== try-onyx ==
Design LASER, start of the top module:
module LASER (
    input CLK,
    input RST,
    input [3:0] X,
    input [3:0] Y,
    output reg [3:0] C1X,
    output reg [3:0] C1Y,
    output reg [3:0] C2X,
    output reg [3:0] C2Y,
    output reg DONE);
Size: roughly 390 flip-flops, ~0.018 mm2 of cells after synthesis.
make LEC_CHECK=0 ABC_AREA=0 CAP_MARGIN=0 CELL_PAD_IN_SITES_DETAIL_PLACEMENT=0 CORE_MARGIN=9 CORE_UTILIZATION=23 CTS_CLUSTER_DIAMETER=90 GPL_ROUTABILITY_DRIVEN=0 GPL_TIMING_DRIVEN=1 HOLD_SLACK_MARGIN=0.14 MAX_ROUTING_LAYER=met4 MIN_ROUTING_LAYER=met2 PLACE_DENSITY_LB_ADDON=0.02 SETUP_SLACK_MARGIN=2.19 SLEW_MARGIN=30 TNS_END_PERCENT=70 finish   # period 9.85 ns
run.sh (not shown) runs the stock make flow with config.mk's settings and CLKGATE_MAP_FILE=.
Changes in try-quartz relative to try-onyx:
# try-onyx
export LEC_CHECK = 0
export ABC_AREA = 0
export CAP_MARGIN = 0
export CELL_PAD_IN_SITES_DETAIL_PLACEMENT = 0
export CORE_MARGIN = 9
export CORE_UTILIZATION = 23
export CTS_CLUSTER_DIAMETER = 90
export GPL_ROUTABILITY_DRIVEN = 0
export GPL_TIMING_DRIVEN = 1
export HOLD_SLACK_MARGIN = 0.14
export MAX_ROUTING_LAYER = met4
export MIN_ROUTING_LAYER = met2
export PLACE_DENSITY_LB_ADDON = 0.02
export SETUP_SLACK_MARGIN = 2.19
export SLEW_MARGIN = 30
export TNS_END_PERCENT = 70
create_clock -name core_clock -period 9.85 [get_ports {CLK}]
# try-quartz
export LEC_CHECK = 0
export CAP_MARGIN = 20
export CORE_MARGIN = 2
export CORE_UTILIZATION = 64
export SETUP_SLACK_MARGIN = 0.99
export SLEW_MARGIN = 20
create_clock -name core_clock -period 3.77 [get_ports {CLK}]
try-quartz terminated abnormally: 5_1_grt reported DPL-0033.
try-quartz -> try-onyx: clock sink total delta 0, exact match
try-quartz against try-onyx: maximum level of the CTS H-tree comparable; number of buffers created by CTS now smaller; chip footprint now smaller.
Summary of try-quartz over try-onyx: number of flops mapped to enable cells by yosys saw little to no change; placeable core region lost 64%; half-perimeter wire length after placement down about 8%.
Post-synthesis adder-cell area fraction: try-quartz vs try-onyx identical
Per the comparison of try-quartz with try-onyx, post-placement setup slack lost 3870 ps; horizontal die dimension decreased by 130 um relative to the old numbers; floorplan die height shrank by about 40%.
Modified inputs, try-fjord compared to try-quartz
# try-quartz
export LEC_CHECK = 0
export CAP_MARGIN = 20
export CORE_MARGIN = 2
export CORE_UTILIZATION = 64
export SETUP_SLACK_MARGIN = 0.99
export SLEW_MARGIN = 20
create_clock -name core_clock -period 3.77 [get_ports {CLK}]
# try-fjord
export LEC_CHECK = 0
export ABC_AREA = 1
export CAP_MARGIN = 20
export CORE_MARGIN = 2
export CORE_UTILIZATION = 68
export SLEW_MARGIN = 20
create_clock -name core_clock -period 7.55 [get_ports {CLK}]
## What came out
try-fjord completed; timing, DRC and antenna clean. try-quartz → try-fjord: post-detailed-placement half-perimeter wirelength went down 11%; net count after synthesis higher; xor and xnor fraction of the mapped netlist area decreased by 3.5 points relative to the old numbers. Changes observed in try-fjord relative to try-quartz: horizontal die size lost about 1.7%; area figure in the yosys stat output saw an increase.
Inputs modified between try-fjord and try-sierra:
# try-fjord
export LEC_CHECK = 0
export ABC_AREA = 1
export CAP_MARGIN = 20
export CORE_MARGIN = 2
export CORE_UTILIZATION = 68
export SLEW_MARGIN = 20
create_clock -name core_clock -period 7.55 [get_ports {CLK}]
# try-sierra
export LEC_CHECK = 0
export CAP_MARGIN = 20
export CORE_MARGIN = 2
export CORE_UTILIZATION = 71
export PLACE_DENSITY_LB_ADDON = 0.24
export SETUP_SLACK_MARGIN = 1.57
export SLEW_MARGIN = 20
create_clock -name core_clock -period 5.43 [get_ports {CLK}]
==> results <==
- try-sierra: it failed with a tool error in 5_1_grt, so there are no final results.
- try-fjord → try-sierra: proportion of synthesized area in mux cells rose 3.4 points; yosys-reported design area after synthesis decreased 450 um2; buffer count from post-CTS setup fixing went up 16; post-synthesis net count fell by 432.
- The higher core utilization before placement of try-fjord and try-sierra is in try-sierra.
- Looking only at area of the mapped netlist, and setting everything else aside, the higher value of try-fjord and try-sierra goes to try-fjord.
- Of try-fjord and try-sierra, try-sierra shows the lower row count, with try-fjord above it.
- Summary: estimated wirelength of the detail-placed design, try-sierra worse than try-fjord


LASER again, from the RTL that the note above started with.
==> flow/config.mk <==
export PLATFORM = sky130hd
export DESIGN_NAME = LASER
export DESIGN_NICKNAME = LASER
export VERILOG_FILES = /design/flow/design.v
export SDC_FILE = /design/flow/constraint.sdc
export NUM_CORES = 4
export LEC_CHECK = 0
export CAP_MARGIN = 20
export CORE_MARGIN = 8
export CORE_UTILIZATION = 20
export CTS_CLUSTER_DIAMETER = 97
export MAX_ROUTING_LAYER = met5
export PLACE_DENSITY_LB_ADDON = 0.05
export SETUP_SLACK_MARGIN = 0.88
export SLEW_MARGIN = 20
==> flow/constraint.sdc <==
create_clock -name core_clock -period 4.82 [get_ports {CLK}]
set_input_delay 0.9640 -clock core_clock [delete_from_list [all_inputs] [get_ports {CLK}]]
set_output_delay 0.9640 -clock core_clock [all_outputs]
set_load 0.01 [all_outputs]
The starting point completed, yet does not pass: setup timing.
Next try:
- CORE_MARGIN: 8 -> 2
- CORE_UTILIZATION: 20 -> 64
- CTS_CLUSTER_DIAMETER: 97 -> not set
- MAX_ROUTING_LAYER: met5 -> not set
- PLACE_DENSITY_LB_ADDON: 0.05 -> not set
- SETUP_SLACK_MARGIN: 0.88 -> not set
- clock period: 4.82 -> 3.51 ns (I/O delays scaled with it)
The changed run completed and failed the layout checks on setup timing; area after synthesis is unchanged; routed wire length fell by 14%; core utilization went up by 55 points; total power is higher by 31%; cell area fell by 7.2%; synthesized cell count is unchanged; combinational power is higher by 30%; setup slack degrades by 1.2 ns.
Next try:
- CORE_UTILIZATION: 64 -> 31
- clock period: 3.51 -> 7.55 ns (I/O delays scaled with it)
=>
- With this change the flow ran to the end with no violations
- power falls by well over a third
- register-to-register slack gains 3.2 ns
- die area rises by well over a third
- synthesized area is unchanged
- first-iteration DRC count falls by roughly a tenth
Next try:
- ABC_AREA: not set -> 0
- CORE_UTILIZATION: 31 -> 67
- CTS_CLUSTER_SIZE: not set -> 15
- SETUP_SLACK_MARGIN: not set -> 1.03
- clock period: 7.55 -> 3.51 ns (I/O delays scaled with it)
After rerunning: Now the flow finished but failed the layout checks on setup timing. Clock power is higher by 110%. Non-clock buffer count climbs by 314. Setup slack is worse by 3.4 ns. Clock-buffer cell count is unchanged. Synthesized cell count does not change. Wire length goes up by 42%. Die size drops by 53%. Design area climbs by 14%. Worst hold slack gains 0.015 ns.
Next try:
- ABC_AREA: 0 -> 1
- SETUP_SLACK_MARGIN: 1.03 -> not set
What happened:
- The changed run reached the layout checks and failed them: setup timing
- design area rose by about 2.6%
- critical path depth rose by 7
- first-iteration DRC count fell by about 2.4%
- setup slack improved by 0.73 ns
- via count rose by 13%
- power fell by 6.5%
- clock power fell by about 10%
- synthesized area rose by about 2.5%
- count of clock-buffer cells in the layout stays the same


LASER again, from the RTL that the note above started with.
make LEC_CHECK=0 ABC_AREA=1 CAP_MARGIN=20 CORE_MARGIN=2 CORE_UTILIZATION=70 CTS_CLUSTER_DIAMETER=229 CTS_CLUSTER_SIZE=15 PLACE_DENSITY_LB_ADDON=0.13 SETUP_SLACK_MARGIN=-0.18 SLEW_MARGIN=20 finish   # period 3.51 ns
The first run ran to the end with violations: setup timing.
Edit:
Settings changed: ABC_AREA 1 to not set, CAP_MARGIN 20 to 40, CORE_UTILIZATION 70 to 67, CTS_CLUSTER_DIAMETER 229 to 370, CTS_CLUSTER_SIZE 15 to 18, PLACE_DENSITY_LB_ADDON 0.13 to not set, SETUP_SLACK_MARGIN -0.18 to 0.89, SLEW_MARGIN 20 to 0, TNS_END_PERCENT set to 5.
Result: The changed run ran to the end with violations: setup timing. Final cell count came out lower by about a fifth. Total power came out lower by a few percent. Wire length came out lower by a quarter to a third. Clock skew came out lower by 0.0095 ns. Count of clock-buffer cells in the layout came out lower by 6. Critical path depth came out lower by 9.
Edit:
Settings changed: CAP_MARGIN 40 to 20, CORE_UTILIZATION 67 to 70, CTS_CLUSTER_DIAMETER 370 to not set, CTS_CLUSTER_SIZE 18 to 24, SETUP_SLACK_MARGIN 0.89 to -0.31, SLEW_MARGIN 0 to 20, TNS_END_PERCENT 5 to not set.
The changed run completed and failed the layout checks on setup timing; cell count grows by 1.7%; flip-flop count does not change; power climbs by 19%; synthesized area stays the same; clock power goes up by 57%; via count went up by 25%.


v19:
LASER again, from the RTL that the note above started with.
clock: 5.43 ns
lec_check: 0
cap_margin: 20
core_margin: 2
core_utilization: 71
cts_cluster_diameter: 109
place_density: 0.63
slew_margin: 20
In v19 the implementation ran to completion but is not tape-out ready, as the final checks report setup timing.
Modified inputs, v39 compared to v19
-- flow/config.mk --
<<< v19, line 8
export CAP_MARGIN = 20
export CORE_MARGIN = 2
export CORE_UTILIZATION = 71
export CTS_CLUSTER_DIAMETER = 109
export PLACE_DENSITY = 0.63
export SLEW_MARGIN = 20
>>> v39, line 8
export CAP_MARGIN = 20
export CORE_MARGIN = 2
export CORE_UTILIZATION = 72
export PLACE_DENSITY = 0.67
export SETUP_SLACK_MARGIN = -0.32
export SLEW_MARGIN = 20
--- outcome ---
- Ran to the end and failed final checks on setup timing: v39.
- Final checks on v19, whose flow otherwise completed, came back failing, citing setup timing.
- v39 ends up with higher worst-case vdd ir drop than v19 does.
- Floorplan utilization was higher in the run labelled v39.
- v19 and v39 ended up with roughly the same leakage power figure.
- Diff v19 -> v39 | minimum setup slack in the final design | decrease of 0.86 ns
- Diff v19 and v39: final critical-path share of the clock period higher in v39
- In v39 relative to v19, wire length of the first global-routing pass had gone up by a few percent.
- Routed wire length: v39 higher than v19
For v8, these inputs were changed with respect to v39:
-- flow/config.mk --
<<< v39, line 8
export CAP_MARGIN = 20
export CORE_MARGIN = 2
export CORE_UTILIZATION = 72
export PLACE_DENSITY = 0.67
export SETUP_SLACK_MARGIN = -0.32
export SLEW_MARGIN = 20
>>> v8, line 8
export CAP_MARGIN = 20
export CORE_MARGIN = 2
export CORE_UTILIZATION = 40
export SLEW_MARGIN = 20
==> flow/constraint.sdc <==
create_clock -name core_clock -period 6.5 [get_ports {CLK}]
set_input_delay 1.3000 -clock core_clock [delete_from_list [all_inputs] [get_ports {CLK}]]
set_output_delay 1.3000 -clock core_clock [all_outputs]
set_load 0.01 [all_outputs]
--- outcome ---
- Against v39, v8 comes in 390 um2 lower on area used by multi-input combinational logic.
- The sole clean run among v39 and v8 is v8.
- STATUS run=v39 STAGES=ALL_DONE FINAL_CHECKS=FAILED CAUSE=setup timing
- In the tables for v39 and v8, global-route wire length before repair reads higher with v39.
- First-iteration DRC count (lower): v8
- v8 ends up with lower clock buffer count than v39 does.
- Comparing number of stages on the worst setup path for v39 and v8, the bigger number came from v39.
- v8 against v39: post-route clock period utilization has decreased, number of antenna violations at the first check in global routing has decreased.
Setup changes, v8 to v54
-- flow/config.mk --
<<< v8, line 6
export NUM_CORES = 4
export LEC_CHECK = 0
export CAP_MARGIN = 20
export CORE_MARGIN = 2
export CORE_UTILIZATION = 40
export SLEW_MARGIN = 20
>>> v54, line 6
export NUM_CORES = 4
export LEC_CHECK = 0
export ABC_AREA = 1
export CAP_MARGIN = 20
export CORE_MARGIN = 2
export CORE_UTILIZATION = 72
export SLEW_MARGIN = 20
==> flow/constraint.sdc <==
create_clock -name core_clock -period 7.55 [get_ports {CLK}]
set_input_delay 1.5100 -clock core_clock [delete_from_list [all_inputs] [get_ports {CLK}]]
set_output_delay 1.5100 -clock core_clock [all_outputs]
set_load 0.01 [all_outputs]
### Flow results
- Between v8 and v54, the register clock-pin slew on the reported worst setup and hold paths does not differ in any meaningful way.
- Sort v54 and v8 by clock buffer count in the final layout, descending, and v8 comes first.
- Worst setup skew after layout came out higher on v54 than on v8.
- Note that the via count recorded for v54 amounts to 1.2 times the value seen in v8.
- Aoi/oai-family share of the synthesized area is lower on v54
- Looking at the reports, v54 completed the entire flow and the layout it produced met the timing, design-rule and antenna checks.
Setup changes, v54 to v29
-- flow/config.mk --
<<< v54, line 6
export NUM_CORES = 4
export LEC_CHECK = 0
export ABC_AREA = 1
export CAP_MARGIN = 20
export CORE_MARGIN = 2
export CORE_UTILIZATION = 72
export SLEW_MARGIN = 20
>>> v29, line 6
export NUM_CORES = 4
export LEC_CHECK = 0
export CAP_MARGIN = 20
export CORE_MARGIN = 2
export CORE_UTILIZATION = 67
export CTS_CLUSTER_SIZE = 18
export SETUP_SLACK_MARGIN = -0.25
export SLEW_MARGIN = 20
==> flow/constraint.sdc <==
create_clock -name core_clock -period 3.51 [get_ports {CLK}]
set_input_delay 0.7020 -clock core_clock [delete_from_list [all_inputs] [get_ports {CLK}]]
set_output_delay 0.7020 -clock core_clock [all_outputs]
set_load 0.01 [all_outputs]
Finished, but not clean: v29, with setup timing.
Area after synthesis on v29 is ahead of v54.
Compared with v54, in v29 area overhead of the layout relative to synthesis increased by 19 points relative to the old numbers; net count reported at finish decreased by about 7% relative to the old numbers; total routing resource utilization after global routing increased by 2.6 points relative to the old numbers; area fraction in and, or, nand and nor cells after synthesis decreased by 11 points relative to the old numbers.
Looking at top power consumer group, the registers result is from v54; the combinational cells one comes from v29.
Setup changes, v29 to v13
-- flow/config.mk --
<<< v29, line 8
export CAP_MARGIN = 20
export CORE_MARGIN = 2
export CORE_UTILIZATION = 67
export CTS_CLUSTER_SIZE = 18
export SETUP_SLACK_MARGIN = -0.25
export SLEW_MARGIN = 20
>>> v13, line 8
export CAP_MARGIN = 20
export CORE_MARGIN = 2
export CORE_UTILIZATION = 71
export PLACE_DENSITY = 0.65
export SETUP_SLACK_MARGIN = 1.57
export SLEW_MARGIN = 20
==> flow/constraint.sdc <==
create_clock -name core_clock -period 5.43 [get_ports {CLK}]
set_input_delay 1.0860 -clock core_clock [delete_from_list [all_inputs] [get_ports {CLK}]]
set_output_delay 1.0860 -clock core_clock [all_outputs]
set_load 0.01 [all_outputs]
## What came out
From the logs: v13 reached the end of the flow and failed the layout checks with setup timing. Compared with v29, v13 shows a measured slew at the worst slew-check pin that is 0.36 ns higher. [v13] number of optimization iterations in the first detailed-route pass rose 6 relative to v29. [compare] base=v29 new=v13: worst hold slack fell 0.0039 ns; initial antenna violation count saw an increase; shortest period the worst path allows increased 0.68 ns. Taking v29 as the reference, in v13 met3 layer wire length in the routed design saw an increase; met3 usage in global routing saw an increase; number of buffers added by the clock tree synthesis step saw a decrease; total power saw a decrease. Via count of the first global-routing pass: v13 higher than v29.


== birch ==
Starting RTL as in the previous note.
clock: 4.53 ns
lec_check: 0
cap_margin: 20
core_margin: 2
core_utilization: 71
cts_cluster_size: 49
place_density_lb_addon: 0.0
setup_slack_margin: 1.19
slew_margin: 20
birch did not run to completion, as it errored out during global routing.
### birch -> maple
# birch
export LEC_CHECK = 0
export CAP_MARGIN = 20
export CORE_MARGIN = 2
export CORE_UTILIZATION = 71
export CTS_CLUSTER_SIZE = 49
export PLACE_DENSITY_LB_ADDON = 0.0
export SETUP_SLACK_MARGIN = 1.19
export SLEW_MARGIN = 20
create_clock -name core_clock -period 4.53 [get_ports {CLK}]
# maple
export LEC_CHECK = 0
export CAP_MARGIN = 20
export CORE_MARGIN = 2
export CORE_UTILIZATION = 66
export SLEW_MARGIN = 20
create_clock -name core_clock -period 5.43 [get_ports {CLK}]
[summary]
Going from birch to maple, deepest clock path buffer count neither gained nor lost much, core utilization before placement lost 6.2 points.
Compared with birch, maple shows number of gates resized after CTS lower by 68%.
Detailed placement HPWL: birch and maple compared, lower one is maple
Vertical die size came out higher on maple than on birch.
Number of core rows for maple is higher than for birch.
Final weighted congestion in routability-driven placement, maple vs birch: up slightly
The die of maple is larger than the one used in birch.
The remaining runs in birch and maple completed every stage, whereas birch halted early.
The layout from maple, despite a flow that completed every stage, fails the layout checks, with the failing checks listed as negative setup slack.
Relative to birch, the setup fix buffers added after clock tree synthesis of maple is lower by 7.
Synthesized-area fraction occupied by and/or/nand/nor cells delta (maple -> birch): insignificant
Sort birch and maple by setup slack at placement, ascending, and birch comes first.
Power figures rest on the tool's default switching activity, not on a simulated workload.
